**design.v**
```verilog
`timescale 1ns / 1ps
module pipelined(
    input  wire              clk,
    input  wire              rst,
    input  wire              in_valid,
    output wire              in_ready,
    input  wire signed [15:0] a,
    input  wire signed [15:0] b,
    input  wire signed [15:0] c,
    input  wire signed [15:0] d,
    input  wire signed [15:0] e,
    output reg               out_valid,
    input  wire              out_ready,
    output reg signed [31:0]  y
);
    wire s3_ready_in;
    wire s2_ready_in;
    wire s1_ready_in;
    assign s3_ready_in = (~out_valid) || (out_valid && out_ready);
    assign s2_ready_in = (~s2_valid)  || (s2_valid  && s3_ready_in);
    assign s1_ready_in = (~s1_valid)  || (s1_valid  && s2_ready_in);
    assign in_ready = s1_ready_in;
    wire in_send = in_valid && in_ready;
    reg signed [31:0] s1_p1;
    reg signed [31:0] s1_p2;
    reg signed [15:0] s1_e;
    reg               s1_valid;
    always @(posedge clk) begin
        if (rst) begin
            s1_valid <= 1'b0;
            s1_p1    <= 32'sd0;
            s1_p2    <= 32'sd0;
            s1_e     <= 16'sd0;
        end else if (s1_ready_in) begin
            s1_valid <= in_send;
            if (in_send) begin
                s1_p1 <= $signed(a) * $signed(b);
                s1_p2 <= $signed(c) * $signed(d);
                s1_e  <= e;
            end
        end
    end
    reg signed [31:0] s2_s;
    reg signed [15:0] s2_e;
    reg               s2_valid;
    always @(posedge clk) begin
        if (rst) begin
            s2_valid <= 1'b0;
            s2_s     <= 32'sd0;
            s2_e     <= 16'sd0;
        end else if (s2_ready_in) begin
            s2_valid <= s1_valid;
            if (s1_valid) begin
                s2_s <= s1_p1 + s1_p2;
                s2_e <= s1_e;
            end
        end
    end
    always @(posedge clk) begin
        if (rst) begin
            out_valid <= 1'b0;
            y         <= 32'sd0;
        end else if (s3_ready_in) begin
            out_valid <= s2_valid;
            if (s2_valid) begin
                y <= s2_s + $signed(s2_e);
            end
        end
    end
endmodule
```
**constraint.sdc**
```tcl
create_clock -name core_clock -period 5.39 [get_ports {clk}]
set_input_delay 1.0780 -clock core_clock [delete_from_list [all_inputs] [get_ports {clk}]]
set_output_delay 1.0780 -clock core_clock [all_outputs]
set_load 0.01 [all_outputs]
```
**run.sh**
```bash
#!/bin/bash
# the make line also repeats each setting of config.mk as NAME=value (left out here)
make -C /OpenROAD-flow-scripts/flow DESIGN_CONFIG=/design/flow/config.mk WORK_HOME=/design/flow/orfs CLKGATE_MAP_FILE= finish
```
**config.mk**
```make
export PLATFORM = sky130hd
export DESIGN_NAME = pipelined
export DESIGN_NICKNAME = pipelined
export VERILOG_FILES = /design/flow/design.v
export SDC_FILE = /design/flow/constraint.sdc
export NUM_CORES = 4
export LEC_CHECK = 0
export CAP_MARGIN = 40
export CORE_MARGIN = 2
export CORE_UTILIZATION = 72
export CTS_CLUSTER_SIZE = 25
export PLACE_DENSITY = 0.65
export SETUP_SLACK_MARGIN = -0.52
export SLEW_MARGIN = 20
```
==> results of run 1 <==
cell type report:
type	instances	area (sq um)	area share [%]
multi-input combinational	2363	23600	68.6
tap	518	648	1.88
inverter	597	2250	6.53
sequential	163	3260	9.48
timing repair buffer	473	4030	11.7
clock inverter	15	199	0.578
clock buffer	17	425	1.24
what timing repair did:
action / in CTS / in global routing
setup buffers: 43 / 38
endpoints found under the setup margin: 43 / 39
gates resized: 466 / 240
gates cloned: 1 / 0
pin swaps: 158 / 165
per-stage QoR:
stage | area (sq um)
2_1_floorplan | 28700
3_3_place_gp | 32400
3_5_place_dp | 32500
4_1_cts | 33600
5_1_grt | 34400
6_report | 34400
per-layer routing:
layer,track usage (%),vias to the layer above,share of wire (%)
li1,-,10887,-
met1,50.8,12606,32
met2,72.8,2378,46
met3,6.95,971,11
met4,22.8,2,10
met5,0,-,0.013
==> notes.md, run 1 <==
impl run done, here's what came out: final worst path period share 132%, Clk Latency, worst-skew pair between 400 and 500 ps, vias per cell 6.47, worst slack, placed -2160 ps, CP arrival 7410 ps, Basic Gates by Area a little under a fifth, via count of the routed design roughly 27000, reg2reg path depth 12, Final WS setup -1710 ps, CP Cell Sequence buf_6, buf_4, nand2_1, fa_1, fa_2, fa_1, fa_1, inv_1, fa_1, inv_1, fa_1, inv_1, ha_4, o21a_1, o21ai_1, a21oi_1, a311o_1, a41o_1, o211ai_1, a21oi_1, xnor2_1, a21oi_1, clock sinks 163, EDFF count, synth 0, vias in the first global route 27908, Netlist Area Pre-Place 28200 sq um, clock skew 19.4 ps, xor+xnor area frac 2.77%, max-slew violations 0, max cap viols 0, post-synth top area share 37.4%, nets@finish about 4500, Layout Cells excl Fill 4146, Yosys warnings 1, FFs w/ async S/R, synth 0%, Init Core Util between 70 and 80%, 1st-pass router iterations 7, Setup CP Type input port to flip-flop, # placed instances just over 4000, clock-pin slew on the worst setup and hold paths approximately 80 ps, Failed Checks setup timing, CTS tree yes, Slew HR 40.8%, hold slack final approximately 450 ps, Die Area between 40000 and 50000 sq um, status finished with violations, Hold Startpoint s1_e[9]$_SDFFE_PP0P_, TNS Setup -40970 ps, final setup vio count 43, Worst path depth 22, average wire per standard cell roughly 23 um, Mean Syn Cell Area just under 9 sq um, # hold bufs at CTS 0, antenna diode count 0, Root Buffer clkbuf_16, CP max-delay cell fa_1, r2r setup slk 1540 ps, GRT Overall Usage 42.2%, CP delay by family, top adder cells, CP Capture Point s1_p2[28]$_SDFFE_PP0P_, post-route ant nets 0, crit path launch type input port, Max stage delay on crit path 760 ps, worst r2r dst s2_s[18]$_SDFFE_PP0P_, layout filler cell count 1642, Yosys Instances 3245, cell repeated most along the worst path fa_1, total gr overflow 0, most common cell in the netlist inv_1, CTS Buffer Depth 2, endpoint class of the critical path flip-flop, routed wire length just under 100000 um, hold path endpoint s2_e[9]$_SDFFE_PP0P_, Critical Path RT 5700 ps, H-tree Lvls 4, comb area leader adder cells, crit-path max FO 13, I/O Pins 118, WHS Path Cells 2, Adders+Majority by Area 47.4%, Compound-Gate Fraction of Synth Area 10.2%, OpenROAD warnings 31, f_max 141 MHz, Final HPWL DP between 60000 and 70000 um, largest net degree at the start of global routing 72, total CTS buffers 17, Area Overhead vs Synth 22.2%, First DRT Iteration DRCs 3050, Core Util, Final roughly nine tenths, Worst Tran Pin Value 889 ps, Crit. Startpoint c[8], main flop type dfxtp_1, Period minus WS final 7100 ps, RSZ-0062 raised after global routing yes, Final Hold Fails 0, dominant cells by area after synthesis fa_1, dfxtp_1, ha_1, worst min-delay path class flip-flop to flip-flop, Post-synth top cells inv_1, fa_1, nand2_1, and2_1, ha_1, Buf/Inv on CP 5, Syn Nets 4081, Synth area leader fa_1, gpl congestion 0.962, YS chip area 28200 sq um, die height approximately 200 um, placement row count 72, antenna violations before repair 1, Post-synth seq share a little under an eighth, cells after synthesis 3245, mux frac, synth 0.249%, r2r startpoint s1_p2[0]$_SDFFE_PP0P_, Unique cell types 66, first-pass GRT wire length 137000 um, Residual DRC 0, Die Wd 202 um, PortBufs 117, Registers, synthesis 163, core area 38600 sq um
==> inputs of run 2 (changes only) <==
Settings changed: CAP_MARGIN 40 to 20, CORE_UTILIZATION 72 to 68, CTS_CLUSTER_SIZE 25 to not set, PLACE_DENSITY 0.65 to not set, SETUP_SLACK_MARGIN -0.52 to -0.1.
Clock period 5.39 ns to 6.23 ns, I/O delays scaled along.
==> notes.md, run 2 <==
impl run done, here's what came out: status finished with violations, Failed Checks setup timing, worst r2r dst s2_s[18]$_SDFFE_PP0P_, Logic area roughly 23000 sq um, clock skew between 15 and 20 ps, Clk Latency, worst-skew pair 440 ps, OpenROAD warnings 31, busiest grt layer met2, via count of the routed design between 20000 and 30000, cells after synthesis 3245, Post-synth top cells inv_1, fa_1, nand2_1, and2_1, ha_1, Root Buffer clkbuf_16, nets@finish 4524, Period minus WS final 6740 ps, first-pass GRT wire length 133000 um, met3 global-route usage 5.70%, Crit. Startpoint b[5], GRT Overall Usage a little under two fifths, Setup CP Type input port to flip-flop, endpoint class of the critical path flip-flop, r2r startpoint s1_p1[0]$_SDFFE_PP0P_, most common cell in the netlist inv_1, final worst path period share 108%, Critical Path RT 6590 ps, gpl congestion 0.930, Adders+Majority by Area 47.4%, design area approximately 35000 sq um, die height ~210 um, Placed Area between 30000 and 40000 sq um, CP Cell Sequence buf_8, buf_6, and2_4, fa_1, inv_2, fa_1, fa_1, inv_2, fa_1, fa_1, inv_1, fa_1, inv_2, ha_4, or3_4, o31ai_4, a21oi_4, nor3_4, o31ai_2, o31a_1, or4b_1, a31oi_1, First DRT Iteration DRCs between 2000 and 2500, worst min-delay path class flip-flop to flip-flop, clock sinks 163, hold path endpoint s2_e[6]$_SDFFE_PP0P_, CP Capture Point s1_p1[29]$_SDFFE_PP0P_, Basic Gates by Area 18.2%, Init Core Util 69.0%, mux frac, synth 0.249%, CTS Buffer Depth 2, Sequential Area 3260 sq um, Worst path depth 22, dominant cells by area after synthesis fa_1, dfxtp_1, ha_1, largest net degree at the start of global routing 81, total CTS buffers 17, PortBufs approximately 120, hold slack final 447 ps, FFs w/ async S/R, synth 0%, EDFF count, synth 0, Buf/Inv on CP 6, WHS Path Cells 2, Yosys warnings 1, RSZ-0062 raised after global routing yes, max-slew violations 0, GR Util met1 47.9%, antenna violations before repair 1, Netlist Area Pre-Place 28200 sq um, post-route ant nets 0, Worst Tran Pin Value 1070 ps, Max stage delay on crit path between 500 and 600 ps, I/O Pins 118, Die Area 43100 sq um, Syn Nets 4081, xor+xnor area frac 2.77%, Hold Startpoint s1_e[6]$_SDFFE_PP0P_, 1st-pass router iterations 6, Yosys Instances 3245, layout filler cell count 2305, reg2reg path depth 12, Post-synth seq share a little under an eighth, Slew HR 29.0%, Registers, synthesis 163, total gr overflow 0, max cap viols 0, Core Util, Final 85.2%, YS chip area 28200 sq um, Residual DRC 0, vias per cell 6.01, r2r setup slk 2600 ps, Final HPWL DP 59600 um, CP max-delay cell fa_1, vias in the first global route roughly 27000, Area Overhead vs Synth 23.5%, post-synth top area share 37.4%, core area 40800 sq um, Final WS setup -509 ps, Synth area leader fa_1, CP arrival 7100 ps, clock-pin slew on the worst setup and hold paths 80 ps, Mean Syn Cell Area 8.68 sq um, f_max 148 MHz, TNS Setup -6780 ps, Final Hold Fails 0, final setup vio count 28, antenna diode count 0, main flop type dfxtp_1, crit-path max FO 4, CTS tree yes, Unique cell types 66, crit path launch type input port, comb area leader adder cells, Compound-Gate Fraction of Synth Area 10.2%, Die Wd 208 um, H-tree Lvls 4, CP delay by family, top adder cells, average wire per standard cell 20.2 um, routed wire length 85400 um, placement row count 74, met2 Track Usage GR 66.0%, cell repeated most along the worst path fa_1
[run 2: routing by layer]
metal	up-vias	wire [um]
met5	-	0
met4	0	4720
met3	455	7050
met2	1484	42100
met1	12443	31600
li1	11039	-
[run 2: stage by stage]
stage          setup WS, ps  std cells
2_1_floorplan          -505       3245
3_3_place_gp          -1310       4113
3_5_place_dp          -1400       4113
4_1_cts                -494       4214
5_1_grt                -684       4233
6_report               -509       4233
[run 2: cell type report]
class / count / area share, %
Clock buffer: 17 / 1.22
Tap cell: 532 / 1.91
Inverter: 597 / 6.46
Clock inverter: 15 / 0.572
Multi-Input combinational cell: 2363 / 66.9
Timing Repair Buffer: 546 / 13.6
Sequential cell: 163 / 9.38
[run 2: repair_timing]
item	CTS	global route
pin swaps	164	137
cloned	8	0
gates resized	415	174
endpoints found under the setup margin	39	36
buffers inserted	68	25
hold buffers	0	0
==> inputs of run 3 (changes only) <==
Settings changed: CAP_MARGIN 20 to 25, CELL_PAD_IN_SITES_DETAIL_PLACEMENT set to 2, CORE_MARGIN 2 to 7, CORE_UTILIZATION 68 to 18, CTS_CLUSTER_DIAMETER set to 201, CTS_CLUSTER_SIZE set to 32, GPL_ROUTABILITY_DRIVEN set to 1, SETUP_SLACK_MARGIN -0.1 to not set, SLEW_MARGIN 20 to 25, TNS_END_PERCENT set to 60.
Clock period 6.23 ns to 8.0 ns, I/O delays scaled along.
==> notes.md, run 3 <==
impl run done, here's what came out: Yosys warnings 1, Netlist Area Pre-Place about 28000 sq um, Die Wd around 410 um, vias per cell 4.33, Area Overhead vs Synth 19.0%, nets@finish 4252, First DRT Iteration DRCs 931, r2r startpoint s1_p1[0]$_SDFFE_PP0P_, PortBufs between 100 and 150, OpenROAD warnings 30, CP Cell Sequence clkdlybuf4s50_1, buf_4, nand2_1, fa_1, fa_1, fa_2, fa_1, inv_1, fa_1, inv_1, fa_1, inv_1, ha_1, and3_1, and3_1, o31ai_4, buf_4, a21oi_4, nor3_2, o31ai_2, o31a_1, or4b_1, a31oi_2, Residual DRC 0, crit path launch type input port, I/O Pins 118, Post-synth top cells inv_1, fa_1, nand2_1, and2_1, ha_1, Period minus WS final 7960 ps, # placed instances between 5000 and 6000, core area roughly 160000 sq um, xor+xnor area frac 2.77%, most common cell in the netlist inv_1, Slew HR 38.2%, max-slew violations 0, Syn Nets slightly above 4000, antenna violations before repair 8, Yosys Instances 3245, Adders+Majority by Area 47.4%, Crit. Startpoint b[2], Clk Latency, worst-skew pair roughly 460 ps, FFs w/ async S/R, synth 0%, Unique cell types 66, Critical Path RT about 8400 ps, dominant cells by area after synthesis fa_1, dfxtp_1, ha_1, Final WS setup approximately 36 ps, Root Buffer clkbuf_16, Hold Startpoint y[22]$_SDFFE_PP0P_, # hold bufs at CTS 0, Setup CP Type input port to flip-flop, post-route ant nets 0, worst min-delay path class flip-flop to flip-flop, main flop type dfxtp_1, gpl congestion ~0.83, clock-pin slew on the worst setup and hold paths 70 ps, average wire per standard cell 20.3 um, CP arrival 8330 ps, worst r2r dst s2_s[18]$_SDFFE_PP0P_, via count of the routed design 23810, f_max 126 MHz, Final Hold Fails 0, largest net degree at the start of global routing 107, Worst path depth 23, endpoint class of the critical path flip-flop, clock sinks 163, die height 410 um, r2r setup slk 4040 ps, GRT Overall Usage between 10% and 20%, vias in the first global route 29419, cells after synthesis 3245, CTS tree yes, status complete, no violations, cell repeated most along the worst path fa_1, Basic Gates by Area between 10% and 20%, CP delay by family, top adder cells, RSZ-0062 raised after global routing yes, Final HPWL DP just under 100000 um, 1st-pass router iterations 5, Max stage delay on crit path 590 ps, mux frac, synth less than 1%, total gr overflow 0, crit-path max FO 9, total CTS buffers 17, routed wire length 112000 um, max cap viols 0, CP max-delay cell fa_1, Mean Syn Cell Area 8.68 sq um, worst slack, placed -699 ps, Buf/Inv on CP 6, final worst path period share 99.6%, final setup vio count 0, EDFF count, synth 0, YS chip area 28200 sq um, reg2reg path depth 12, Worst Tran Pin Value 927 ps, comb area leader adder cells, post-synth top area share 37.4%, H-tree Lvls 4, Layout Cells excl Fill 5493, CTS Buffer Depth 2, Synth area leader fa_1, Compound-Gate Fraction of Synth Area 10.2%, Init Core Util 18.1%, Registers, synthesis 163, first-pass GRT wire length 172000 um, WHS Path Cells 2, Post-synth seq share 11.6%, hold path endpoint y[22]$_SDFFE_PP0P_, CP Capture Point s1_p1[29]$_SDFFE_PP0P_, Die Area between 150000 and 200000 sq um, clock skew about 16 ps, placement row count between 100 and 150
run 3: layout make-up:
type	instances	area, sq um
sequential	163	3260
inverter	597	2240
fill	17777	122000
clock inverter	13	136
multi-input combinational	2363	22300
tap	2058	2570
timing repair buffer	274	2480
antenna	6	15.0
clock buffer	19	453
run 3: routing by layer:
| layer | track usage, % | up-vias | routed length, um |
|---|---|---|---|
| li1 | - | 10491 | - |
| met1 | 13.3 | 12417 | 40400 |
| met2 | 25.7 | 566 | 61200 |
| met3 | 1.69 | 332 | 3240 |
| met4 | 7.12 | 4 | 6880 |
| met5 | 0 | - | 16 |
run 3: stage by stage:
stage                     hold slack (ps)  instance area, sq um  utilization (%)  TNS [ps]
final                                 458                 33500             21.5         0
after global routing                  478                 33500             21.5     -94.8
after CTS                             459                 33400             21.4         0
after detailed placement              451                 32700             21.0    -10800
after global placement                444                 32700             21.0      -278
after floorplan                       429                 28200                -         0
run 3: timing repair:
item / CTS / global route
pin swaps: 0 / 1
gates resized: 14 / 33
buffers inserted: 0 / 1
setup endpoints to repair: 11 / 17
gates cloned: 0 / 0
==> inputs of run 4 (changes only) <==
Settings changed: CAP_MARGIN 25 to 20, CELL_PAD_IN_SITES_DETAIL_PLACEMENT 2 to not set, CORE_MARGIN 7 to 2, CORE_UTILIZATION 18 to 72, CTS_CLUSTER_DIAMETER 201 to 222, CTS_CLUSTER_SIZE 32 to 38, GPL_ROUTABILITY_DRIVEN 1 to not set, PLACE_DENSITY set to 0.35, SETUP_SLACK_MARGIN set to -0.6, SLEW_MARGIN 25 to 20, TNS_END_PERCENT 60 to not set.
Clock period 8.0 ns to 5.91 ns, I/O delays scaled along.
==> notes.md, run 4 <==
impl run done, here's what came out: status finished with violations, Failed Checks setup timing, average wire per standard cell 18.3 um, antenna diode count 0, Init Core Util 72.9%, first-pass GRT wire length 126000 um, core area 38600 sq um, total CTS buffers 17, Adders+Majority by Area 47.4%, 1st-pass router iterations 5, I/O Pins 118, Synth area leader fa_1, Yosys warnings 1, First DRT Iteration DRCs 1708, antenna violations before repair 0, Final Hold Fails 0, Netlist Area Pre-Place 28200 sq um, PortBufs 117, r2r setup slk 2200 ps, H-tree Lvls 4, placement row count 72, die height ~200 um, Critical Path RT 6280 ps, Area Overhead vs Synth 16.8%, dominant cells by area after synthesis fa_1, dfxtp_1, ha_1, Compound-Gate Fraction of Synth Area 10.2%, Clk Latency, worst-skew pair ~440 ps, Final WS setup -702 ps, crit-path max FO 8, Die Wd 202 um, f_max approximately 150 MHz, Crit. Startpoint b[5], CP arrival 6980 ps, cell repeated most along the worst path fa_1, worst r2r dst s2_s[18]$_SDFFE_PP0P_, total gr overflow 0, EDFF count, synth 0, CP Capture Point s1_p1[29]$_SDFFE_PP0P_, post-synth top area share 37.4%, OpenROAD warnings 31, CTS tree yes, Registers, synthesis about 160, hold path endpoint y[29]$_SDFFE_PP0P_, cells after synthesis 3245, CTS Buffer Depth 2, Post-synth top cells inv_1, fa_1, nand2_1, and2_1, ha_1, Die Area 40700 sq um, CP max-delay cell fa_1, FFs w/ async S/R, synth 0%, Post-synth seq share 11.6%, CP delay by family, top adder cells, vias per cell 5.85, endpoint class of the critical path flip-flop, Worst Tran Pin Value 1040 ps, Period minus WS final 6610 ps, Hold Startpoint y[29]$_SDFFE_PP0P_, RSZ-0062 raised after global routing yes, vias in the first global route 26336, Core Util, Final 85.1%, Slew HR 30.7%, clock sinks 163, Mean Syn Cell Area 8.68 sq um, crit path launch type input port, Yosys Instances 3245, Syn Nets 4081, post-route ant nets 0, Final HPWL DP between 60000 and 70000 um, worst min-delay path class flip-flop to flip-flop, max-slew violations 0, CP Cell Sequence buf_12, and2_4, fa_1, inv_2, fa_1, fa_2, inv_2, fa_1, fa_1, inv_2, fa_1, inv_2, ha_4, and3_4, and3_4, o31ai_4, a21oi_4, nor3_4, o31ai_2, o31a_1, or4b_4, a31oi_1, reg2reg path depth 12, Root Buffer clkbuf_16, main flop type dfxtp_1, design area 32900 sq um, final setup vio count 38, via count of the routed design 23888, clock skew 14.2 ps, Buf/Inv on CP 5, xor+xnor area frac 2.77%, Placed Area about 32000 sq um, largest net degree at the start of global routing 80, GRT Overall Usage 38.2%, gpl congestion 0.941, most common cell in the netlist inv_1, clock-pin slew on the worst setup and hold paths around 80 ps, WHS Path Cells 2, nets@finish 4389, Residual DRC 0, Worst path depth 22, final worst path period share 112%, Setup CP Type input port to flip-flop, mux frac, synth 0.249%, Unique cell types 66, Basic Gates by Area ~18%, r2r startpoint s1_p1[0]$_SDFFE_PP0P_, max cap viols 0, Max stage delay on crit path 540 ps, comb area leader adder cells, worst slack, placed -1650 ps, YS chip area 28200 sq um, routed wire length 74900 um
==> run 4: layout make-up <==
class / instances / area (sq um)
Tap cell: 518 / 648
Clock buffer: 17 / 425
Clock inverter: 15 / 204
Inverter: 597 / 2240
Timing Repair Buffer: 411 / 3370
Sequential cell: 163 / 3260
Fill cell: 2151 / 5760
Multi-Input combinational cell: 2363 / 22700
==> run 4: per-layer routing <==
layer  track usage (%)  wire (um)
met1              48.7      29600
met2              66.9      37900
met3              5.26       4900
met4              13.7       2520
met5                 0          0
==> run 4: per-stage QoR <==
stage / instances / setup TNS (ps) / hold slack [ps]
2_1_floorplan: 3245 / -14410 / 429
3_3_place_gp: 4093 / -49050 / 439
3_5_place_dp: 4093 / -54440 / 445
4_1_cts: 4091 / -15750 / 454
5_1_grt: 4084 / -19690 / 477
6_report: 4084 / -12610 / 452
==> run 4: timing repair <==
| item | in CTS | in global routing |
|---|---|---|
| hold buffers | 0 | 0 |
| pin swaps | 68 | 45 |
| resized | 320 | 126 |
| setup endpoints to repair | 36 | 29 |
| setup buffers | 9 | 4 |
==> inputs of run 5 (changes only) <==
Settings changed: CORE_UTILIZATION 72 to 71, MAX_ROUTING_LAYER set to met4, PLACE_DENSITY 0.35 to not set, PLACE_DENSITY_LB_ADDON set to 0.26, SETUP_SLACK_MARGIN -0.6 to -0.1.
Clock period 5.91 ns to 6.09 ns, I/O delays scaled along.
==> notes.md, run 5 <==
run results: status stopped before the end, Halt Stage global routing (5_1_grt), Mean Syn Cell Area 8.68 sq um, Die Wd 203 um, CTS Buffer Depth 2, Compound-Gate Fraction of Synth Area about a tenth, EDFF count, synth 0, # hold bufs at CTS 0, YS chip area 28200 sq um, PortBufs roughly 120, cells after synthesis 3245, xor+xnor area frac around 2.8%, comb area leader adder cells, Yosys warnings 1, gpl congestion 0.968, Unique cell types 66, H-tree Lvls 4, mux frac, synth 0.249%, Synth area leader fa_1, Basic Gates by Area 18.2%, clock sinks ~160, core area about 40000 sq um, Final HPWL DP between 60000 and 70000 um, Adders+Majority by Area 47.4%, Die Area 41300 sq um, FFs w/ async S/R, synth 0%, # placed instances 4093, Post-synth seq share 11.6%, Yosys Instances 3245, Placed Area 32400 sq um, Root Buffer clkbuf_16, main flop type dfxtp_1, most common cell in the netlist inv_1, Init Core Util 72.4%, placement row count 72, die height 203 um, Netlist Area Pre-Place 28200 sq um, post-synth top area share between 30% and 40%, Post-synth top cells inv_1, fa_1, nand2_1, and2_1, ha_1, I/O Pins 118, Syn Nets 4081, dominant cells by area after synthesis fa_1, dfxtp_1, ha_1, Registers, synthesis 163, total CTS buffers 17
[run 5: repair_timing]
item | CTS
resized | 500
cloned | 3
pin swaps | 198
endpoints found under the setup margin | 41
buffers inserted | 83
[run 5: stage by stage]
stage | util (%) | TNS (ps) | setup WS, ps
2_1_floorplan | - | -6680 | -617
3_3_place_gp | 83.2 | -41800 | -1430
3_5_place_dp | 83.2 | -47650 | -1580
4_1_cts | 88.6 | -8240 | -497
==> inputs of run 6 (changes only) <==
Settings changed: CAP_MARGIN 20 to 0, CELL_PAD_IN_SITES_GLOBAL_PLACEMENT set to 0, CORE_ASPECT_RATIO set to 0.74, CORE_UTILIZATION 71 to 52, CTS_CLUSTER_DIAMETER 222 to not set, CTS_CLUSTER_SIZE 38 to not set, GPL_TIMING_DRIVEN set to 0, HOLD_SLACK_MARGIN set to 0.18, MAX_ROUTING_LAYER met4 to met5, PLACE_DENSITY_LB_ADDON 0.26 to 0.25, SETUP_SLACK_MARGIN -0.1 to -0.28, TNS_END_PERCENT set to 70.
Clock period 6.09 ns to 4.52 ns, I/O delays scaled along.
==> notes.md, run 6 <==
impl run done, here's what came out: comb area leader adder cells, Core Util, Final 64.8%, GRT Overall Usage 32.3%, Syn Nets 4081, Residual DRC 0, CP arrival a little under 7000 ps, Worst Tran Pin Value 984 ps, Clk Latency, worst-skew pair between 400 and 500 ps, Mean Syn Cell Area between 8 and 9 sq um, antenna violations before repair 0, Yosys warnings 1, Die Wd roughly 270 um, Buf/Inv on CP 6, 1st-pass router iterations 8, H-tree Lvls 4, post-synth top area share a little under two fifths, largest net degree at the start of global routing 19, status finished with violations, Post-synth seq share ~12%, vias in the first global route 24456, Registers, synthesis 163, Setup CP Type input port to flip-flop, core area around 54000 sq um, cells after synthesis 3245, r2r setup slk around 820 ps, Compound-Gate Fraction of Synth Area 10.2%, total gr overflow 0, endpoint class of the critical path flip-flop, vias per cell 5.57, die height about 200 um, first-pass GRT wire length 138000 um, worst min-delay path class flip-flop to flip-flop, Sequential Area 3260 sq um, cell repeated most along the worst path fa_1, I/O Pins 118, reg2reg path depth 12, EDFF count, synth 0, First DRT Iteration DRCs around 2200, Worst path depth 23, crit path launch type input port, Basic Gates by Area 18.2%, Final HPWL DP 71700 um, Final Hold Fails 0, Yosys Instances 3245, r2r startpoint s1_p1[0]$_SDFFE_PP0P_, Unique cell types 66, CTS tree yes, Failed Checks setup timing, clock sinks 163, FFs w/ async S/R, synth 0%, dominant cells by area after synthesis fa_1, dfxtp_1, ha_1, Hold Startpoint y[21]$_SDFFE_PP0P_, clock-pin slew on the worst setup and hold paths roughly 80 ps, worst r2r dst s2_s[18]$_SDFFE_PP0P_, antenna diode count 0, Adders+Majority by Area 47.4%, Netlist Area Pre-Place 28200 sq um, final setup vio count roughly 49, CP max-delay cell fa_1, Crit. Startpoint b[6], Critical Path RT 4890 ps, total CTS buffers 17, f_max 156 MHz, WHS Path Cells 2, Logic area 23500 sq um, Post-synth top cells inv_1, fa_1, nand2_1, and2_1, ha_1, main flop type dfxtp_1, Max stage delay on crit path ~530 ps, via count of the routed design 23690, xor+xnor area frac 2.77%, nets@finish 4369, CTS Buffer Depth 2, post-route ant nets 0, Final WS setup -1880 ps, Slew HR between 30% and 40%, RSZ-0062 raised after global routing yes, final worst path period share 142%, Synth area leader fa_1, clock skew 18.3 ps, hold path endpoint y[21]$_SDFFE_PP0P_, max-slew violations 0, Root Buffer clkbuf_16, average wire per standard cell 20.8 um, CP Capture Point s1_p1[29]$_SDFFE_PP0P_, layout filler cell count roughly 4400, CP Cell Sequence buf_6, buf_8, and2_1, fa_1, inv_1, fa_1, fa_1, inv_2, fa_2, fa_1, inv_1, fa_1, inv_2, ha_4, and3_4, and3_4, o31ai_4, a21oi_4, nor3_4, o31ai_4, o31a_1, or4b_1, a31oi_1, Period minus WS final between 6000 and 7000 ps, gpl congestion 0.990, mux frac, synth less than 1%, max cap viols 0, Area Overhead vs Synth 23.3%, OpenROAD warnings 29, Die Area between 50000 and 60000 sq um, routed wire length 88400 um, YS chip area around 28000 sq um, PortBufs 117, CP delay by family, top adder cells, crit-path max FO 7, Init Core Util 52.5%, placement row count 73, most common cell in the netlist inv_1
## run 6: cell type report
type,count,share of cell area (%)
Buffer,120,4.22
Clock buffer,17,1.22
Clock inverter,13,0.558
Inverter,597,6.46
Multi-Input combinational cell,2363,67.7
Sequential cell,163,9.39
Tap cell,712,2.56
Timing Repair Buffer,271,7.86
## run 6: metal layers
metal	up-vias	GRT usage (%)	part of all wire [%]
li1	10752	-	-
met1	11923	48.8	47
met2	929	47.8	42
met3	86	7.51	9.3
met4	0	5.22	1.6
met5	-	0	0
## run 6: repair_timing
item	in CTS	in global routing
hold buffers	0	0
gates cloned	1	4
buffers inserted	94	55
gates resized	645	220
endpoints found under the setup margin	52	48
pin swaps	118	129
## run 6: through the flow
stage	setup WS (ps)	instance area (sq um)	hold WS, ps	std cells	TNS (ps)
floorplan	-1870	28800	429	3245	-56530
global placement	-3480	30900	439	4074	-130200
detailed placement	-3480	30900	450	4075	-132050
CTS	-1840	33600	459	4198	-58770
global route	-2010	34700	472	4256	-67250
finish	-1880	34700	456	4256	-59400
==> inputs of run 7 (changes only) <==
Settings changed: CAP_MARGIN 0 to 20, CELL_PAD_IN_SITES_GLOBAL_PLACEMENT 0 to not set, CORE_ASPECT_RATIO 0.74 to 0.75, CORE_UTILIZATION 52 to 65, GPL_TIMING_DRIVEN 0 to 1, HOLD_SLACK_MARGIN 0.18 to not set, MAX_ROUTING_LAYER met5 to met4, PLACE_DENSITY set to 0.71, PLACE_DENSITY_LB_ADDON 0.25 to not set, SETUP_SLACK_MARGIN -0.28 to 0.84, SLEW_MARGIN 20 to 30, TNS_END_PERCENT 70 to 5.
Clock period 4.52 ns to 4.53 ns, I/O delays scaled along.
==> notes.md, run 7 <==
impl run done, here's what came out: I/O Pins 118, largest net degree at the start of global routing 118, # hold bufs at CTS 0, Root Buffer clkbuf_16, Registers, synthesis between 150 and 200, clock skew 13.9 ps, Buf/Inv on CP 8, mux frac, synth 0.249%, Period minus WS final approximately 6500 ps, status finished with violations, first-pass GRT wire length 123000 um, Syn Nets 4081, Core Util, Final 79.6%, nets@finish about 4500, CP Capture Point s1_p1[29]$_SDFFE_PP0P_, OpenROAD warnings 33, comb area leader adder cells, Final Hold Fails 0, H-tree Lvls 4, CTS Buffer Depth 2, dominant cells by area after synthesis fa_1, dfxtp_1, ha_1, main flop type dfxtp_1, CP delay by family, top adder cells, routed wire length 76000 um, Final WS setup -1950 ps, Init Core Util roughly two thirds, GRT Overall Usage 35.1%, Worst Tran Pin Value 832 ps, Adders+Majority by Area 47.4%, First DRT Iteration DRCs between 1500 and 2000, RSZ-0062 raised after global routing yes, worst min-delay path class flip-flop to flip-flop, cell repeated most along the worst path fa_1, crit path launch type input port, CP Cell Sequence buf_6, buf_6, buf_4, buf_6, and2_4, fa_1, inv_1, fa_1, fa_1, inv_2, fa_1, fa_1, inv_1, fa_1, inv_2, ha_4, or3_4, o31ai_4, a21oi_4, nor3_4, o31ai_4, o31a_1, or4b_1, a31oi_1, Hold Startpoint s1_e[7]$_SDFFE_PP0P_, worst slack, placed -2850 ps, antenna violations before repair 2, Netlist Area Pre-Place 28200 sq um, Final HPWL DP approximately 60000 um, r2r startpoint s1_p1[0]$_SDFFE_PP0P_, f_max 154 MHz, Setup CP Type input port to flip-flop, Post-synth top cells inv_1, fa_1, nand2_1, and2_1, ha_1, Slew HR approximately 44%, Area Overhead vs Synth 21.6%, 1st-pass router iterations 5, Die Area 45000 sq um, worst r2r dst s2_s[18]$_SDFFE_PP0P_, clock-pin slew on the worst setup and hold paths 80 ps, Die Wd 244 um, TNS Setup -65160 ps, crit-path max FO 7, Yosys warnings 1, Residual DRC 0, Max stage delay on crit path approximately 540 ps, Compound-Gate Fraction of Synth Area between 10% and 20%, final worst path period share 143%, most common cell in the netlist inv_1, hold slack final 454 ps, CTS tree yes, EDFF count, synth 0, max cap viols 0, Post-synth seq share 11.6%, total gr overflow 0, Critical Path RT slightly below 5000 ps, Worst path depth 24, cells after synthesis 3245, clock sinks 163, r2r setup slk 1130 ps, hold path endpoint s2_e[7]$_SDFFE_PP0P_, endpoint class of the critical path flip-flop, average wire per standard cell 17.9 um, Failed Checks setup timing, Basic Gates by Area 18.2%, core area between 40000 and 50000 sq um, max-slew violations 0, Synth area leader fa_1, final setup vio count 50, total CTS buffers 17, post-route ant nets 0, Crit. Startpoint b[5], Yosys Instances around 3200, PortBufs 117, Mean Syn Cell Area 8.68 sq um, gpl congestion 0.979, Unique cell types approximately 66, xor+xnor area frac 2.77%, reg2reg path depth 12, vias per cell 5.62, via count of the routed design between 20000 and 25000, YS chip area 28200 sq um, CP max-delay cell fa_1, post-synth top area share 37.4%, Clk Latency, worst-skew pair 440 ps, WHS Path Cells 2, vias in the first global route 24916, die height 184 um, placement row count 66, CP arrival 6850 ps, FFs w/ async S/R, synth 0%
==> run 7: timing repair <==
action                     4_1_cts  5_1_grt
gates resized                  241      148
cloned                           0        4
pin swaps                      103       81
setup endpoints to repair       56       58
setup buffers                   25       24
==> run 7: per-stage QoR <==
step | area, sq um | std cells
5_1_grt | 34300 | 4248
3_5_place_dp | 32400 | 4161
6_report | 34300 | 4248
3_3_place_gp | 32400 | 4161
2_1_floorplan | 28400 | 3245
4_1_cts | 33800 | 4218
==> run 7: layout make-up <==
type | count | area, sq um
flip-flops and latches | 163 | 3260
multi-input cells | 2363 | 23000
diodes | 2 | 5.00
clock inverters | 14 | 155
clock buffers | 18 | 429
well taps | 578 | 723
repair buffers | 513 | 4390
inverters | 597 | 2240
fillers | 2906 | 8770
==> run 7: metal layers <==
layer / GRT usage (%) / vias to the layer above / part of all wire [%]
met3: 6.42 / 134 / 7.5
met2: 54.9 / 902 / 46
li1: - / 10965 / -
met5: - / - / 0
met4: 8.46 / 0 / 2.1
met1: 47.7 / 11893 / 44
==> inputs of run 8 (changes only) <==
Settings changed: CAP_MARGIN 20 to 0, CELL_PAD_IN_SITES_GLOBAL_PLACEMENT set to 3, CORE_ASPECT_RATIO 0.75 to 0.74, CORE_UTILIZATION 65 to 52, CTS_CLUSTER_DIAMETER set to 291, GPL_TIMING_DRIVEN 1 to 0, HOLD_SLACK_MARGIN set to 0.18, PLACE_DENSITY 0.71 to not set, PLACE_DENSITY_LB_ADDON set to 0.25, SETUP_SLACK_MARGIN 0.84 to -0.11, SLEW_MARGIN 30 to 20, TNS_END_PERCENT 5 to 70.
Clock period 4.53 ns to 4.52 ns, I/O delays scaled along.
==> notes.md, run 8 <==
run results: core area 53600 sq um, Netlist Area Pre-Place 28200 sq um, Yosys Instances 3245, Halt Stage global placement without I/O (3_1_place_gp_skip_io), Die Wd 275 um, Syn Nets 4081, most common cell in the netlist inv_1, dominant cells by area after synthesis fa_1, dfxtp_1, ha_1, Adders+Majority by Area 47.4%, placement row count between 70 and 80, Mean Syn Cell Area 8.68 sq um, Post-synth seq share about 12%, Error [ERROR FLW-0024] Place density exceeds 1.0 (current PLACE_DENSITY_LB_ADDON =  0.25). Please check if the value of  PLACE_DENSITY_LB_ADDON is between 0 and 0.99., status stopped before the end, main flop type dfxtp_1, xor+xnor area frac 2.77%, Post-synth top cells inv_1, fa_1, nand2_1, and2_1, ha_1, Die Area 56100 sq um, EDFF count, synth 0, Synth area leader fa_1, cells after synthesis approximately 3200, Compound-Gate Fraction of Synth Area 10.2%, mux frac, synth 0.249%, FFs w/ async S/R, synth 0%, comb area leader adder cells, Unique cell types about 66, Yosys warnings 1, Registers, synthesis 163, Init Core Util a little over half, Basic Gates by Area 18.2%, YS chip area 28200 sq um, die height 204 um, post-synth top area share a little under two fifths
==> inputs of run 9 (changes only) <==
Settings changed: ABC_AREA set to 1, CAP_MARGIN 0 to 15, CELL_PAD_IN_SITES_DETAIL_PLACEMENT set to 1, CORE_ASPECT_RATIO 0.74 to not set, CORE_UTILIZATION 52 to 55, CTS_CLUSTER_DIAMETER 291 to not set, CTS_CLUSTER_SIZE set to 34, GPL_TIMING_DRIVEN 0 to not set, HOLD_SLACK_MARGIN 0.18 to 0.04, PLACE_DENSITY_LB_ADDON 0.25 to 0.18, SETUP_SLACK_MARGIN -0.11 to 0.89, TNS_END_PERCENT 70 to not set.
Clock period 4.52 ns to 11.4 ns, I/O delays scaled along.
==> notes.md, run 9 <==
run results: Halt Stage global placement without I/O (3_1_place_gp_skip_io), Mean Syn Cell Area 6.89 sq um, Die Wd 245 um, comb area leader adder cells, core area 57600 sq um, Init Core Util 55.5%, EDFF count, synth 0, main flop type dfxtp_1, YS chip area 32000 sq um, dominant cells by area after synthesis fa_1, inv_1, nand2_1, FFs w/ async S/R, synth 0%, cells after synthesis 4637, Error [ERROR FLW-0024] Place density exceeds 1.0 (current PLACE_DENSITY_LB_ADDON =  0.18). Please check if the value of  PLACE_DENSITY_LB_ADDON is between 0 and 0.99., Yosys warnings 1, Post-synth seq share around a tenth, Unique cell types 37, most common cell in the netlist inv_1, Synth area leader fa_1, Adders+Majority by Area 41.8%, Registers, synthesis 163, Post-synth top cells inv_1, nand2_1, fa_1, nor2_1, ha_1, Compound-Gate Fraction of Synth Area 5.24%, placement row count 88, Basic Gates by Area 24.7%, Syn Nets around 5500, Yosys Instances approximately 4600, xor+xnor area frac approximately 1.6%, Die Area 60100 sq um, post-synth top area share 32.9%, status stopped before the end, mux frac, synth 0%, Netlist Area Pre-Place ~32000 sq um, die height 245 um
==> inputs of run 10 (changes only) <==
Settings changed: CAP_MARGIN 15 to 20, CELL_PAD_IN_SITES_DETAIL_PLACEMENT 1 to not set, CELL_PAD_IN_SITES_GLOBAL_PLACEMENT 3 to not set, CORE_ASPECT_RATIO set to 0.7, CORE_UTILIZATION 55 to 72, CTS_CLUSTER_DIAMETER set to 174, CTS_CLUSTER_SIZE 34 to 95, HOLD_SLACK_MARGIN 0.04 to not set, MAX_ROUTING_LAYER met4 to not set, PLACE_DENSITY_LB_ADDON 0.18 to not set, SETUP_SLACK_MARGIN 0.89 to 2.94, TNS_END_PERCENT set to 5.
Clock period 11.4 ns to 9.96 ns, I/O delays scaled along.
==> notes.md, run 10 <==
impl run done, here's what came out: status complete, no violations, worst min-delay path class flip-flop to flip-flop, most common cell in the netlist inv_1, first-pass GRT wire length 143000 um, placement row count 64, vias per cell between 5 and 6, CP arrival about 7300 ps, antenna violations before repair 0, Period minus WS final slightly below 7000 ps, cell repeated most along the worst path fa_1, Final Hold Fails 0, 1st-pass router iterations 6, total gr overflow 0, hold path endpoint out_valid$_SDFFE_PP0P_, post-synth top area share 32.9%, gpl congestion roughly 1.0, crit-path max FO 16, WHS Path Cells 2, vias in the first global route 28268, Yosys warnings 1, H-tree Lvls 4, CP delay by family, top adder cells, core area 43700 sq um, CTS tree yes, CP Cell Sequence clkbuf_4, nand2_1, fa_1, fa_1, fa_1, inv_1, fa_1, fa_1, inv_1, fa_1, inv_1, ha_1, nand2_2, inv_1, a21oi_2, nand2_1, nand2_1, nand3_1, nand2_1, nand3_1, nand2_1, inv_1, Worst path depth 22, YS chip area 32000 sq um, routed wire length 87400 um, CP max-delay cell fa_1, post-route ant nets 0, xor+xnor area frac 1.56%, Root Buffer clkbuf_16, Basic Gates by Area 24.7%, GRT Overall Usage between 30% and 40%, CTS Buffer Depth 2, worst slack, placed approximately 1600 ps, Slew HR 41.0%, Init Core Util between 70% and 80%, Residual DRC 0, main flop type dfxtp_1, Synth area leader fa_1, Die Area between 40000 and 50000 sq um, Setup CP Type input port to flip-flop, I/O Pins 118, Buf/Inv on CP 6, r2r startpoint out_valid$_SDFFE_PP0P_, cells after synthesis ~4600, Final HPWL DP 71100 um, comb area leader adder cells, reg2reg path depth 8, via count of the routed design 28626, endpoint class of the critical path flip-flop, mux frac, synth 0%, Crit. Startpoint a[10], Clk Latency, worst-skew pair around 450 ps, worst r2r dst s1_p1[30]$_SDFFE_PP0P_, final setup vio count 0, clock skew ~9 ps, CP Capture Point s1_p1[29]$_SDFFE_PP0P_, TNS Setup 0 ps, final worst path period share 69.8%, crit path launch type input port, r2r setup slk 6370 ps, Unique cell types 37, f_max 144 MHz, average wire per standard cell 16.7 um, Critical Path RT 10310 ps, # hold bufs at CTS 0, Compound-Gate Fraction of Synth Area 5.24%, Post-synth seq share 10.2%, RSZ-0062 raised after global routing yes, EDFF count, synth 0, layout filler cell count 3296, clock sinks 163, largest net degree at the start of global routing 69, Syn Nets approximately 5500, Netlist Area Pre-Place 32000 sq um, max cap viols 0, Registers, synthesis 163, max-slew violations 0, OpenROAD warnings 31, Die Wd around 260 um, Yosys Instances 4637, FFs w/ async S/R, synth 0%, total CTS buffers 17, Post-synth top cells inv_1, nand2_1, fa_1, nor2_1, ha_1, nets@finish ~5500, First DRT Iteration DRCs 3500, die height 180 um, Max stage delay on crit path 520 ps, dominant cells by area after synthesis fa_1, inv_1, nand2_1, Area Overhead vs Synth 7.69%, PortBufs 117, clock-pin slew on the worst setup and hold paths approximately 70 ps, Worst Tran Pin Value 884 ps, antenna diode count 0, Adders+Majority by Area 41.8%, Mean Syn Cell Area 6.89 sq um, Final WS setup 3010 ps, Hold Startpoint s2_valid$_SDFFE_PP0P_
-- run 10: per-layer routing --
metal	GRT usage (%)	part of all wire (%)	wire length (um)
met1	59.5	44	38400
met2	57.0	42	36500
met3	9.04	13	11500
met4	5.52	1.1	951
met5	0	0	0
-- run 10: per-stage QoR --
step                instances  cell area [sq um]  utilization, %  hold slack, ps
CTS                      5225              34000            77.7             478
finish                   5240              34400            78.7             483
global placement         5190              33300            76.1             457
detailed placement       5190              33300            76.1             465
floorplan                4637              32000               -             448
global route             5240              34400            78.7             509
-- run 10: layout make-up --
cell class / instances / area (sq um) / share of cell area (%)
inverters: 1230 / 4620 / 13.4
well taps: 594 / 743 / 2.16
multi-input cells: 3079 / 24000 / 69.7
clock buffers: 19 / 453 / 1.32
clock inverters: 13 / 158 / 0.458
repair buffers: 142 / 1210 / 3.50
flip-flops and latches: 163 / 3260 / 9.48
-- run 10: timing repair --
action / CTS / global route
cloned: 0 / 1
resized: 211 / 258
setup endpoints to repair: 43 / 41
pin swaps: 3 / 41
setup buffers: 3 / 14
==> inputs of run 11 (changes only) <==
Settings changed: CORE_ASPECT_RATIO 0.7 to not set, CORE_UTILIZATION 72 to 71, CTS_CLUSTER_DIAMETER 174 to 222, CTS_CLUSTER_SIZE 95 to 38, PLACE_DENSITY_LB_ADDON set to 0.26, SETUP_SLACK_MARGIN 2.94 to 0.04, TNS_END_PERCENT 5 to not set.
Clock period 9.96 ns to 6.1 ns, I/O delays scaled along.
==> notes.md, run 11 <==
run results: dominant cells by area after synthesis fa_1, inv_1, nand2_1, Yosys Instances 4637, Adders+Majority by Area 41.8%, Synth area leader fa_1, placement row count between 70 and 80, worst slack, placed -995 ps, Die Wd 216 um, total gr overflow approximately 380, Root Buffer clkbuf_16, Post-synth top cells inv_1, nand2_1, fa_1, nor2_1, ha_1, Mean Syn Cell Area 6.89 sq um, Error [ERROR GRT-0232] Routing congestion too high. Check the congestion heatmap in the GUI., Syn Nets 5473, xor+xnor area frac 1.56%, GRT Overall Usage 84.2%, mux frac, synth 0%, EDFF count, synth 0, main flop type dfxtp_1, Die Area 46700 sq um, PortBufs 117, gpl congestion 0.993, total CTS buffers 17, clock sinks 163, Unique cell types 37, cells after synthesis between 4000 and 5000, Post-synth seq share between 10% and 20%, Final HPWL DP 79600 um, core area 44300 sq um, FFs w/ async S/R, synth 0%, status stopped before the end, Compound-Gate Fraction of Synth Area 5.24%, Init Core Util 72.1%, CTS Buffer Depth 2, Basic Gates by Area 24.7%, I/O Pins 118, comb area leader adder cells, die height 216 um, # hold bufs at CTS 0, post-synth top area share 32.9%, H-tree Lvls 4, Registers, synthesis 163, Halt Stage global routing (5_1_grt), Yosys warnings 1, YS chip area 32000 sq um, Netlist Area Pre-Place 32000 sq um, most common cell in the netlist inv_1
-- run 11: through the flow --
stage                     setup TNS [ps]  instance area [sq um]  hold WS [ps]  instances
after CTS                              0                  38100           481       5579
after detailed placement          -35110                  35800           467       5482
after global placement            -30380                  35800           457       5482
after floorplan                        0                  32200           448       4637
-- run 11: metal layers --
| layer | track usage [%] | overflow |
|---|---|---|
| met1 | 82.9 | 10 |
| met2 | 96.4 | 196 |
| met3 | 74.4 | 9 |
| met4 | 84.3 | 169 |
| met5 | 51.5 | 0 |
-- run 11: what timing repair did --
item | in CTS
endpoints found under the setup margin | 44
pin swaps | 131
setup buffers | 49
cloned | 16
resized | 354
==> inputs of run 12 (changes only) <==
Settings changed: CAP_MARGIN 20 to 0, CELL_PAD_IN_SITES_GLOBAL_PLACEMENT set to 0, CORE_UTILIZATION 71 to 72, CTS_CLUSTER_DIAMETER 222 to 191, CTS_CLUSTER_SIZE 38 to 72, MAX_ROUTING_LAYER set to met4, PLACE_DENSITY_LB_ADDON 0.26 to 0.25, SETUP_SLACK_MARGIN 0.04 to 0.91, TNS_END_PERCENT set to 55.
Clock period 6.1 ns to 7.79 ns, I/O delays scaled along.
==> notes.md, run 12 <==
impl run done, here's what came out: f_max 148 MHz, vias in the first global route 29705, crit path launch type input port, dominant cells by area after synthesis fa_1, inv_1, nand2_1, reg2reg path depth 10, CP Capture Point s1_p1[30]$_SDFFE_PP0P_, Worst path depth 21, cells after synthesis 4637, 1st-pass router iterations 8, Final HPWL DP between 70000 and 80000 um, Clk Latency, worst-skew pair 450 ps, gpl congestion 1.01, antenna violations before repair 0, Max stage delay on crit path 590 ps, r2r startpoint out_valid$_SDFFE_PP0P_, Adders+Majority by Area around two fifths, Root Buffer clkbuf_16, Basic Gates by Area 24.7%, Core Util, Final 79.5%, RSZ-0062 raised after global routing yes, final worst path period share 86.6%, PortBufs 117, Setup CP Type input port to flip-flop, H-tree Lvls 4, layout filler cell count about 3200, Placed Area 33900 sq um, Registers, synthesis roughly 160, routed wire length around 90000 um, CTS tree yes, Die Wd 215 um, CP Cell Sequence clkdlybuf4s50_1, buf_12, nand2_1, inv_2, fa_2, buf_4, fa_1, fa_1, fa_1, fa_1, fa_1, ha_4, nand2_1, nor2_1, nand2_1, nor3_1, nand2_1, nand3_1, nand2_1, nor2_1, nor2_1, Final Hold Fails 0, Buf/Inv on CP 4, core area 44000 sq um, average wire per standard cell 17.0 um, GRT Overall Usage 40.8%, total CTS buffers 17, post-route ant nets 0, clock sinks around 160, post-synth top area share 32.9%, Crit. Startpoint b[7], max-slew violations 0, Critical Path RT 8130 ps, Syn Nets 5473, clock-pin slew on the worst setup and hold paths 90 ps, Logic area approximately 24000 sq um, comb area leader adder cells, design area around 35000 sq um, Hold Startpoint s2_valid$_SDFFE_PP0P_, Init Core Util 72.6%, endpoint class of the critical path flip-flop, YS chip area 32000 sq um, Yosys Instances 4637, vias per cell around 5.5, I/O Pins 118, max cap viols 0, TNS Setup 0 ps, Unique cell types 37, CP max-delay cell fa_1, # hold bufs at CTS 0, worst min-delay path class flip-flop to flip-flop, via count of the routed design 29376, Area Overhead vs Synth 9.55%, CP arrival a little over 7000 ps, Die Area 46100 sq um, total gr overflow 0, first-pass GRT wire length 146000 um, Period minus WS final 6750 ps, Mean Syn Cell Area 6.89 sq um, WHS Path Cells 2, Yosys warnings 1, OpenROAD warnings 28, r2r setup slk 4630 ps, main flop type dfxtp_1, FFs w/ async S/R, synth 0%, Synth area leader fa_1, antenna diode count 0, First DRT Iteration DRCs 2838, hold path endpoint out_valid$_SDFFE_PP0P_, Post-synth seq share 10.2%, CTS Buffer Depth 2, Slew HR 44.1%, Netlist Area Pre-Place 32000 sq um, die height 215 um, xor+xnor area frac 1.56%, Post-synth top cells inv_1, nand2_1, fa_1, nor2_1, ha_1, worst r2r dst s1_p1[15]$_SDFFE_PP0P_, status complete, no violations, placement row count roughly 77, Sequential Area 3260 sq um, EDFF count, synth 0, final setup vio count 0, Residual DRC 0, most common cell in the netlist inv_1, Worst Tran Pin Value about 840 ps, crit-path max FO 10, largest net degree at the start of global routing between 70 and 80, Compound-Gate Fraction of Synth Area 5.24%, mux frac, synth 0%, CP delay by family, top adder cells, nets@finish 5548, clock skew 18.2 ps
run 12: area by class of cell:
| class | instances | area share (%) |
|---|---|---|
| tap | 592 | 2.11 |
| multi-input combinational | 3079 | 67.8 |
| clock inverter | 15 | 0.614 |
| inverter | 1230 | 13.2 |
| timing repair buffer | 221 | 5.75 |
| sequential | 163 | 9.32 |
| clock buffer | 17 | 1.21 |
run 12: timing repair:
item	CTS	global route
cloned	0	0
pin swaps	0	18
setup buffers	0	10
setup endpoints to repair	25	42
resized	31	152
run 12: metal layers:
layer | GRT usage, % | up-vias | share of wire [%]
met5 | - | - | 0
met4 | 14.1 | 0 | 3.8
met2 | 65.3 | 1651 | 47
li1 | - | 13611 | -
met3 | 7.25 | 322 | 10
met1 | 52.7 | 13792 | 39
run 12: through the flow:
step / setup slack, ps / instances / hold slack [ps]
4_1_cts: 898 / 5307 / 478
3_3_place_gp: 260 / 5275 / 458
5_1_grt: 806 / 5317 / 510
6_report: 1040 / 5317 / 474
2_1_floorplan: 1050 / 4637 / 448
3_5_place_dp: 151 / 5275 / 465
==> inputs of run 13 (changes only) <==
Settings changed: CAP_MARGIN 0 to 5, CELL_PAD_IN_SITES_GLOBAL_PLACEMENT 0 to not set, CTS_CLUSTER_DIAMETER 191 to 363, CTS_CLUSTER_SIZE 72 to 45, HOLD_SLACK_MARGIN set to -0.06, MAX_ROUTING_LAYER met4 to not set, PLACE_DENSITY_LB_ADDON 0.25 to 0.26, SETUP_SLACK_MARGIN 0.91 to not set, SLEW_MARGIN 20 to 0, TNS_END_PERCENT 55 to 5.
Clock period 7.79 ns to 6.09 ns, I/O delays scaled along.
==> notes.md, run 13 <==
run results: total gr overflow 78, Adders+Majority by Area between 40% and 50%, most common cell in the netlist inv_1, PortBufs 117, main flop type dfxtp_1, die height 215 um, status stopped before the end, Init Core Util 72.6%, dominant cells by area after synthesis fa_1, inv_1, nand2_1, Netlist Area Pre-Place 32000 sq um, Post-synth top cells inv_1, nand2_1, fa_1, nor2_1, ha_1, Yosys Instances 4637, Final HPWL DP about 80000 um, Compound-Gate Fraction of Synth Area 5.24%, Die Wd 215 um, post-synth top area share 32.9%, # hold bufs at CTS 0, EDFF count, synth 0, placement row count between 70 and 80, Placed Area 35800 sq um, CTS Buffer Depth 2, Yosys warnings 1, total CTS buffers 17, Syn Nets 5473, Mean Syn Cell Area ~6.9 sq um, cells after synthesis 4637, Halt Stage global routing (5_1_grt), Unique cell types 37, xor+xnor area frac 1.56%, H-tree Lvls 4, Post-synth seq share 10.2%, Registers, synthesis 163, clock sinks 163, I/O Pins between 100 and 150, gpl congestion 0.994, Die Area approximately 46000 sq um, FFs w/ async S/R, synth 0%, Error [ERROR GRT-0232] Routing congestion too high. Check the congestion heatmap in the GUI., Synth area leader fa_1, YS chip area 32000 sq um, mux frac, synth 0%, core area 44000 sq um, comb area leader adder cells, Root Buffer clkbuf_16, Basic Gates by Area between 20% and 30%, GRT Overall Usage 76.4%, worst slack, placed -990 ps
==> run 13: metal layers <==
| metal | overflow | GRT usage (%) |
|---|---|---|
| met5 | 0 | 48.5 |
| met4 | 25 | 70.1 |
| met3 | 7 | 62.3 |
| met1 | 2 | 78.1 |
| met2 | 44 | 90.9 |
==> run 13: through the flow <==
step / cells / util [%]
floorplan: 4637 / -
global placement: 5482 / 81.3
detailed placement: 5482 / 81.3
CTS: 5587 / 86.9
==> run 13: what timing repair did <==
| item | CTS |
|---|---|
| pin swaps | 128 |
| gates resized | 338 |
| cloned | 12 |
| endpoints found under the setup margin | 43 |
| buffers inserted | 61 |
==> inputs of run 14 (changes only) <==
Settings changed: ABC_AREA 1 to not set, CAP_MARGIN 5 to 0, CELL_PAD_IN_SITES_GLOBAL_PLACEMENT set to 3, CORE_ASPECT_RATIO set to 0.74, CORE_MARGIN 2 to 5, CORE_UTILIZATION 72 to 52, CTS_CLUSTER_DIAMETER 363 to 291, CTS_CLUSTER_SIZE 45 to 85, GPL_ROUTABILITY_DRIVEN set to 0, GPL_TIMING_DRIVEN set to 1, HOLD_SLACK_MARGIN -0.06 to 0.18, MAX_ROUTING_LAYER set to met4, MIN_ROUTING_LAYER set to met2, PLACE_DENSITY_LB_ADDON 0.26 to 0.25, SETUP_SLACK_MARGIN set to -0.11, SLEW_MARGIN 0 to 40, TNS_END_PERCENT 5 to 70.
Clock period 6.09 ns to 4.52 ns, I/O delays scaled along.
==> notes.md, run 14 <==
run results: Netlist Area Pre-Place 28200 sq um, EDFF count, synth 0, Syn Nets around 4100, Basic Gates by Area a little under a fifth, Init Core Util 52.5%, FFs w/ async S/R, synth 0%, dominant cells by area after synthesis fa_1, dfxtp_1, ha_1, xor+xnor area frac 2.77%, most common cell in the netlist inv_1, YS chip area 28200 sq um, Post-synth seq share 11.6%, placement row count 73, Halt Stage global placement without I/O (3_1_place_gp_skip_io), main flop type dfxtp_1, Yosys Instances about 3200, Compound-Gate Fraction of Synth Area ~10%, Mean Syn Cell Area between 8 and 9 sq um, Adders+Majority by Area 47.4%, Yosys warnings 1, status stopped before the end, cells after synthesis about 3200, comb area leader adder cells, Die Wd 281 um, core area 53700 sq um, mux frac, synth 0.249%, Synth area leader fa_1, die height ~210 um, Die Area roughly 59000 sq um, post-synth top area share 37.4%, Registers, synthesis 163, Post-synth top cells inv_1, fa_1, nand2_1, and2_1, ha_1, Unique cell types between 60 and 70, Error [ERROR FLW-0024] Place density exceeds 1.0 (current PLACE_DENSITY_LB_ADDON =  0.25). Please check if the value of  PLACE_DENSITY_LB_ADDON is between 0 and 0.99.
==> inputs of run 15 (changes only) <==
Settings changed: CAP_MARGIN 0 to 20, CELL_PAD_IN_SITES_GLOBAL_PLACEMENT 3 to not set, CORE_ASPECT_RATIO 0.74 to not set, CORE_MARGIN 5 to 2, CORE_UTILIZATION 52 to 70, CTS_CLUSTER_DIAMETER 291 to not set, CTS_CLUSTER_SIZE 85 to 34, GPL_ROUTABILITY_DRIVEN 0 to not set, GPL_TIMING_DRIVEN 1 to not set, HOLD_SLACK_MARGIN 0.18 to not set, MIN_ROUTING_LAYER met2 to not set, PLACE_DENSITY_LB_ADDON 0.25 to not set, SETUP_SLACK_MARGIN -0.11 to not set, SLEW_MARGIN 40 to 20, TNS_END_PERCENT 70 to not set.
Clock period 4.52 ns to 4.87 ns, I/O delays scaled along.
==> notes.md, run 15 <==
impl run done, here's what came out: Failed Checks setup timing, hold path endpoint y[6]$_SDFFE_PP0P_, Final WS setup -2600 ps, crit path launch type input port, Slew HR 24.1%, Adders+Majority by Area 47.4%, post-synth top area share 37.4%, worst slack, placed -2490 ps, Layout Cells excl Fill approximately 4300, WHS Path Cells 2, clock-pin slew on the worst setup and hold paths 70 ps, YS chip area 28200 sq um, CP delay by family, top adder cells, Max stage delay on crit path about 860 ps, endpoint class of the critical path flip-flop, Basic Gates by Area 18.2%, die height about 200 um, Mean Syn Cell Area 8.68 sq um, OpenROAD warnings 37, xor+xnor area frac under 10%, worst min-delay path class flip-flop to flip-flop, Compound-Gate Fraction of Synth Area 10.2%, Final HPWL DP between 60000 and 70000 um, # placed instances 4109, Netlist Area Pre-Place 28200 sq um, hold slack final 452 ps, Placed Area 32700 sq um, Die Area 41900 sq um, Unique cell types 66, First DRT Iteration DRCs 4512, antenna violations before repair 2, 1st-pass router iterations 11, main flop type dfxtp_1, Init Core Util 70.9%, total CTS buffers 17, Period minus WS final 7470 ps, gpl congestion 1.00, status finished with violations, I/O Pins 118, clock sinks 163, CP Capture Point s1_p2[23]$_SDFFE_PP0P_, reg2reg path depth 12, Area Overhead vs Synth 28.2%, average wire per standard cell roughly 26 um, Buf/Inv on CP 7, core area 39700 sq um, worst r2r dst s2_s[18]$_SDFFE_PP0P_, Final Hold Fails 0, Yosys warnings 1, first-pass GRT wire length approximately 150000 um, cell repeated most along the worst path fa_1, post-route ant nets 0, Post-synth seq share 11.6%, vias in the first global route 28599, CP Cell Sequence buf_2, buf_6, buf_12, nand2_1, fa_2, fa_1, fa_1, inv_1, fa_1, fa_1, inv_2, fa_1, inv_2, ha_4, o21a_1, nor2_2, or3_4, buf_6, nand3_1, a21oi_2, or3_1, a21oi_2, Critical Path RT 5240 ps, dominant cells by area after synthesis fa_1, dfxtp_1, ha_1, Die Wd 205 um, Synth area leader fa_1, via count of the routed design around 29000, vias per cell 6.76, final setup vio count 47, Crit. Startpoint d[1], mux frac, synth 0.249%, routed wire length about 110000 um, CTS tree yes, H-tree Lvls 4, largest net degree at the start of global routing 109, Worst Tran Pin Value between 1000 and 1500 ps, FFs w/ async S/R, synth 0%, Setup CP Type input port to flip-flop, most common cell in the netlist inv_1, Syn Nets 4081, Yosys Instances 3245, f_max 134 MHz, RSZ-0062 raised after global routing yes, r2r startpoint s1_p1[0]$_SDFFE_PP0P_, Clk Latency, worst-skew pair 440 ps, EDFF count, synth 0, # hold bufs at CTS 0, GRT Overall Usage 45.7%, Worst path depth 22, Post-synth top cells inv_1, fa_1, nand2_1, and2_1, ha_1, cells after synthesis 3245, total gr overflow 0, CP arrival around 8000 ps, comb area leader adder cells, max cap viols 0, final worst path period share 153%, PortBufs 117, clock skew 16.6 ps, nets@finish 4588, design area between 30000 and 40000 sq um, crit-path max FO 5, Registers, synthesis 163, placement row count 73, Hold Startpoint y[6]$_SDFFE_PP0P_, CP max-delay cell fa_2, max-slew violations 0, r2r setup slk about 1100 ps, Residual DRC 0, Root Buffer clkbuf_16, CTS Buffer Depth 2
[run 15: per-layer routing]
layer | GRT usage [%] | routed length, um | up-vias
met5 | - | 0 | -
met2 | 75.2 | 48600 | 3017
met1 | 52.3 | 35100 | 13411
li1 | - | - | 11165
met3 | 9.08 | 16500 | 1425
met4 | 26.3 | 13000 | 0
[run 15: area by class of cell]
type	instances	area, sq um
Clock buffer	17	425
Sequential cell	163	3260
Timing Repair Buffer	610	5400
Inverter	597	2250
Tap cell	525	657
Antenna cell	3	7.51
Clock inverter	15	204
Multi-Input combinational cell	2363	23900
Fill cell	1513	3620
[run 15: timing repair]
action / 4_1_cts / 5_1_grt
pin swaps: 268 / 167
resized: 539 / 227
buffers inserted: 111 / 58
hold endpoints to repair: 0 / 0
setup endpoints to repair: 51 / 49
gates cloned: 5 / 0
[run 15: stage by stage]
stage | utilization, % | setup TNS (ps)
after floorplan | - | -42220
after global placement | 82.2 | -88570
after detailed placement | 82.2 | -92700
after CTS | 88.7 | -45480
after global routing | 90.9 | -76810
final | 90.9 | -71590
